==> inputs of branch amber <==
// AYUMU
module AYUMU(
	input CLK,
	input RST,
	input [31:0] INPUT,
	output [31:0] OUTPUT,
	output [15:0] IADDR,
	input [15:0] IDATA
);
Settings: LEC_CHECK=0, CAP_MARGIN=20, CORE_MARGIN=5, CORE_UTILIZATION=46, GPL_ROUTABILITY_DRIVEN=0, SLEW_MARGIN=20, TNS_END_PERCENT=60; clock period 11.1 ns.
run.sh (not shown) runs the stock make flow with config.mk's settings and CLKGATE_MAP_FILE=.
==> inputs of branch zinc, as changes to branch amber <==
Settings changed: CORE_MARGIN 5 to 2, CORE_UTILIZATION 46 to 65, GPL_ROUTABILITY_DRIVEN 0 to default, PLACE_DENSITY from default to 0.36, TNS_END_PERCENT 60 to default.
==> flow/constraint.sdc (replaced) <==
create_clock -name core_clock -period 14.9 [get_ports {CLK}]
set_input_delay 2.9800 -clock core_clock [delete_from_list [all_inputs] [get_ports {CLK}]]
set_output_delay 2.9800 -clock core_clock [all_outputs]
set_load 0.01 [all_outputs]
==> inputs of branch garnet, as changes to branch amber <==
Settings changed: CELL_PAD_IN_SITES_DETAIL_PLACEMENT from default to 0, CORE_MARGIN 5 to 3, CORE_UTILIZATION 46 to 72, GPL_ROUTABILITY_DRIVEN 0 to default, MAX_ROUTING_LAYER from default to met4, MIN_ROUTING_LAYER from default to met1, SETUP_SLACK_MARGIN from default to -0.27, TNS_END_PERCENT 60 to 100.
==> flow/constraint.sdc (replaced) <==
create_clock -name core_clock -period 3.86 [get_ports {CLK}]
set_input_delay 0.7720 -clock core_clock [delete_from_list [all_inputs] [get_ports {CLK}]]
set_output_delay 0.7720 -clock core_clock [all_outputs]
set_load 0.01 [all_outputs]
==> inputs of branch nickel, as changes to branch amber <==
Settings changed: ABC_AREA from default to 1, CORE_MARGIN 5 to 2, CORE_UTILIZATION 46 to 70, CTS_CLUSTER_SIZE from default to 73, GPL_ROUTABILITY_DRIVEN 0 to default, TNS_END_PERCENT 60 to default.
==> flow/constraint.sdc (replaced) <==
create_clock -name core_clock -period 4.62 [get_ports {CLK}]
set_input_delay 0.9240 -clock core_clock [delete_from_list [all_inputs] [get_ports {CLK}]]
set_output_delay 0.9240 -clock core_clock [all_outputs]
set_load 0.01 [all_outputs]
==> results <==
item	branch nickel	branch garnet	branch zinc	branch amber
Number of tapcells	2175	-	2310	3202
Sequential cell count	2609	-	2609	2609
Hold Startpoint	REG_WB.INT_PREV_PC[3]	-	REG_WB.INT_PREV_PC[3]	REG_WB.INT_PREV_PC[0]
Number of cells on the critical path	21	-	8	8
Logic power comb	14.8 mW	-	3.40 mW	4.65 mW
Cell internal power dissipation	42.6 mW	-	13.6 mW	18.5 mW
Layout area overhead	12.4%	-	10.3%	11.7%
Reg2reg setup slack	260 ps	-	8930 ps	5420 ps
R2r startpoint	REG_DC.REG_A[2]	-	-	REG_DC.REG_B[1]
Worst EP arrival	5170 ps	-	8030 ps	7860 ps
Maximum fanout count along the critical path	11	-	26	26
Result of the run	complete, no violations	stopped before the end	complete, no violations	complete, no violations
Stage where the flow stopped	-	5_1_grt	-	-
Storage cell area	76600 sq um	-	76600 sq um	76600 sq um


==> violet <==
Starting RTL as in the previous note.
Design AYUMU, start of the top module:
module AYUMU(
	input CLK,
	input RST,
	input [31:0] INPUT,
	output [31:0] OUTPUT,
	output [15:0] IADDR,
	input [15:0] IDATA
);
clock: 10.0 ns
lec_check: 0
abc_area: 1
cap_margin: 20
cell_pad_in_sites_detail_placement: 0
core_margin: 2
core_utilization: 67
gpl_routability_driven: 0
gpl_timing_driven: 0
hold_slack_margin: 0.16
max_routing_layer: met4
min_routing_layer: met2
slew_margin: 30
==> pepper (differences from violet) <==
Settings changed: ABC_AREA 1 to default, CAP_MARGIN 20 to 35, CELL_PAD_IN_SITES_DETAIL_PLACEMENT 0 to 2, CORE_UTILIZATION 67 to 64, CTS_CLUSTER_SIZE from default to 58, GPL_ROUTABILITY_DRIVEN 0 to default, GPL_TIMING_DRIVEN 0 to default, HOLD_SLACK_MARGIN 0.16 to default, MIN_ROUTING_LAYER met2 to met1, PLACE_DENSITY_LB_ADDON from default to 0.27, SETUP_SLACK_MARGIN from default to 1.02, SLEW_MARGIN 30 to 20, TNS_END_PERCENT from default to 5.
==> flow/constraint.sdc (replaced) <==
create_clock -name core_clock -period 6.08 [get_ports {CLK}]
set_input_delay 1.2160 -clock core_clock [delete_from_list [all_inputs] [get_ports {CLK}]]
set_output_delay 1.2160 -clock core_clock [all_outputs]
set_load 0.01 [all_outputs]
==> results.py <==
# Flow results
metrics = {
    "synthesis": {
        "ys_area_um2": 114700,
        "ys_sh_adder_pct": 1.329,
    },
    "cts": {
        "htreeDepth": 5,
        "clockBufferDepth": 4,
    },
    "outcome": {
        "stop_stage": "global routing",
        "first-error": "[ERROR GRT-0116] Global routing finished with congestion. Check the congestion regions in the DRC Viewer.",
        "status": "stopped before the end",
    },
}
-- figures above: violet

==> results.py <==
# Flow results
metrics = {
    "synthesis": {
        "synth_flops": 2609,
        "ys_sh_adder_pct": 1.352,
        "yosys_warnings": 9,
        "ys_sh_xor_pct": 1.018,
        "ys_top_cells_by_area": "edfxtp_1 (65%), mux4_2 (14%), dfxtp_1 (3.2%)",
        "ys.flop_type": "edfxtp_1",
    },
    "outcome": {
        "first-error": "[ERROR DPL-0033] detailed placement checks failed during check placement.",
        "status": "stopped before the end",
        "stop_stage": "detailed placement",
    },
    "placement": {
        "place.port_buffers": 97,
    },
    "floorplan": {
        "die_y_um": 423.6,
    },
}
-- figures above: pepper



==> willow: inputs <==
Starting RTL as in the previous note.
Design AYUMU, start of the top module:
module AYUMU(
	input CLK,
	input RST,
	input [31:0] INPUT,
	output [31:0] OUTPUT,
	output [15:0] IADDR,
	input [15:0] IDATA
);
==> flow/config.mk <==
export PLATFORM = sky130hd
export DESIGN_NAME = AYUMU
export DESIGN_NICKNAME = AYUMU
export VERILOG_FILES = /design/flow/design.v
export SDC_FILE = /design/flow/constraint.sdc
export NUM_CORES = 4
export LEC_CHECK = 0
export ABC_AREA = 1
export CAP_MARGIN = 10
export CORE_MARGIN = 2
export CORE_UTILIZATION = 70
export CTS_CLUSTER_SIZE = 73
export HOLD_SLACK_MARGIN = 0.29
export SETUP_SLACK_MARGIN = -0.26
export SLEW_MARGIN = 20
==> flow/constraint.sdc <==
create_clock -name core_clock -period 4.62 [get_ports {CLK}]
set_input_delay 0.9240 -clock core_clock [delete_from_list [all_inputs] [get_ports {CLK}]]
set_output_delay 0.9240 -clock core_clock [all_outputs]
set_load 0.01 [all_outputs]
==> inputs of fjord, as changes to willow <==
- CAP_MARGIN: 10 -> 35
- CELL_PAD_IN_SITES_DETAIL_PLACEMENT: unset -> 1
- CORE_UTILIZATION: 70 -> 64
- CTS_CLUSTER_SIZE: 73 -> 68
- GPL_TIMING_DRIVEN: unset -> 0
- HOLD_SLACK_MARGIN: 0.29 -> unset
- MAX_ROUTING_LAYER: unset -> met5
- MIN_ROUTING_LAYER: unset -> met2
- PLACE_DENSITY_LB_ADDON: unset -> 0.24
- SETUP_SLACK_MARGIN: -0.26 -> 1.02
- TNS_END_PERCENT: unset -> 5
==> flow/constraint.sdc (replaced) <==
create_clock -name core_clock -period 6.08 [get_ports {CLK}]
set_input_delay 1.2160 -clock core_clock [delete_from_list [all_inputs] [get_ports {CLK}]]
set_output_delay 1.2160 -clock core_clock [all_outputs]
set_load 0.01 [all_outputs]
==> inputs of delta, as changes to willow <==
- CAP_MARGIN: 10 -> 15
- CORE_UTILIZATION: 70 -> 72
- CTS_CLUSTER_DIAMETER: unset -> 87
- CTS_CLUSTER_SIZE: 73 -> 10
- HOLD_SLACK_MARGIN: 0.29 -> unset
- PLACE_DENSITY: unset -> 0.36
- SETUP_SLACK_MARGIN: -0.26 -> 2.31
- TNS_END_PERCENT: unset -> 25
==> flow/constraint.sdc (replaced) <==
create_clock -name core_clock -period 7.69 [get_ports {CLK}]
set_input_delay 1.5380 -clock core_clock [delete_from_list [all_inputs] [get_ports {CLK}]]
set_output_delay 1.5380 -clock core_clock [all_outputs]
set_load 0.01 [all_outputs]
==> ci_impl_report.md <==
## Synthesis and layout report

| Metric | Value |
|---|---|
| Overflow after GRT | 0 |
| Maximum vdd drop | around 0.00065 V |
| Sequential cell count | ~2600 |
| Number of global-route vias before repair | 86300 |
| Critical Path Sink | ALU.RESULT[8] |
| Outcome | complete, no violations |
| Routed length on met2 | 159000 microns |
| Cell type taking the most area | sequential cells |
| Crit path launch | REG_DC.REG_B[0] |
| Reported sequential group power | 27.3 mW |
| Critical register-to-register path startpoint | REG_DC.REG_B[0] |
# the run above: willow

==> ci_impl_report.md <==
## Synthesis and layout report

| Metric | Value |
|---|---|
| Critical register-to-register path startpoint | REG_DC.REG_A[0] |
| Outcome | complete, no violations |
| Fraction of power consumed by sequential logic | 0.438 |
| Sequential cell count | 2609 |
| Crit path launch | IDATA[14] |
| Maximum vdd drop | between 0.0005 and 0.0006 V |
| Overflow after GRT | 0 |
| Critical Path Sink | MEM.MEM[131][2] |
| Cell type taking the most area | sequential cells |
| Reported sequential group power | 16.5 mW |
# the run above: delta

==> ci_impl_report.md <==
## Implementation flow summary

| Metric | Value |
|---|---|
| Outcome | stopped before the end |
| XOR Share, Synth | 0.00374 |
| Port-buffer cells | 94 |
| Portion of the post-synthesis area used by sequential elements | 0.667 |
| Area leader, netlist | edfxtp_1 |
| Weighted congestion reported at the end of routability-driven placement | around 1.3 |
| Share of flip-flops with an asynchronous set or reset | 0 |
| Run Error | [ERROR DPL-0033] detailed placement checks failed during check placement. |
| Netlist area before placement | 115000 sq um |
| Area share of fa/ha/maj cells after synthesis | 0.0133 |
| Stopping stage | 4_1_cts |
# the run above: fjord



==> job 2182 <==
AYUMU again, from the RTL that the note above started with.
make LEC_CHECK=0 CAP_MARGIN=20 CORE_MARGIN=2 CORE_UTILIZATION=67 GPL_TIMING_DRIVEN=0 SLEW_MARGIN=25 finish   # period 10.0 ns
==> inputs of job 6770, as changes to job 2182 <==
CORE_UTILIZATION = 24   (was 67)
GPL_TIMING_DRIVEN = unset   (was 0)
SLEW_MARGIN = 20   (was 25)
==> flow/constraint.sdc (replaced) <==
create_clock -name core_clock -period 6.9 [get_ports {CLK}]
set_input_delay 1.3800 -clock core_clock [delete_from_list [all_inputs] [get_ports {CLK}]]
set_output_delay 1.3800 -clock core_clock [all_outputs]
set_load 0.01 [all_outputs]
==> inputs of job 3960, as changes to job 2182 <==
CORE_UTILIZATION = 40   (was 67)
GPL_TIMING_DRIVEN = unset   (was 0)
SLEW_MARGIN = 20   (was 25)
==> flow/constraint.sdc (replaced) <==
create_clock -name core_clock -period 6.9 [get_ports {CLK}]
set_input_delay 1.3800 -clock core_clock [delete_from_list [all_inputs] [get_ports {CLK}]]
set_output_delay 1.3800 -clock core_clock [all_outputs]
set_load 0.01 [all_outputs]
==> comparison table <==
	job 2182	job 3960	job 6770
Proportion of cell area occupied by registers	60.42%	60.36%	59.39%
Smallest hold slack	464.1 ps	458.7 ps	457.3 ps
Clock buffer count from CTS	277	284	246
Routability cong.	1.021	0.9212	0.9043
Chip Width	414.1 microns	534.8 microns	689.2 microns
H-tree lvl count	5	5	4
Number of clock buffers in the layout	336	356	301
Cell repeated most along the worst path	buf_2	inv_1	-
Clock-cell share	6.557%	7.136%	6.288%
Post-Route M1 WL	118.0 mm	130.8 mm	131.4 mm
Outcome	no timing/DRC/antenna violations	no timing/DRC/antenna violations	no timing/DRC/antenna violations
Total internal power	0.02027 W	0.02961 W	0.02874 W
Total sequential power	0.0127 W	0.0185 W	0.0185 W
Max-Slew Margin vs Limit	15.53%	16.61%	22.75%
Number of vias after detailed routing	69880	62930	63370
Filler-free cell count of the finished design	9537	10750	13170
Count of TritonRoute iterations in the first routing pass	9	7	8
Combinational Area	33480 sq um	33450 sq um	33460 sq um
VDD IR-drop max	0.2185 mV	0.2428 mV	0.2452 mV
Summed area of non-filler cells in the final layout	126700 sq um	126800 sq um	128900 sq um
Transition time at the pin with the least slew margin	1264 ps	1219 ps	1159 ps
Area Growth Syn to Fin	12.41%	12.56%	14.41%
M1 GR Usage	54.28%	30.64%	17.69%
Crit path buffers/inverters	4	6	4
Combinational power	0.00625 W	0.00743 W	0.00744 W
Sequential Area	76530 sq um	76560 sq um	76560 sq um
Post-DP Area	118300 sq um	117700 sq um	120800 sq um
No activity file was given, so power comes from the tool's default toggle rates.
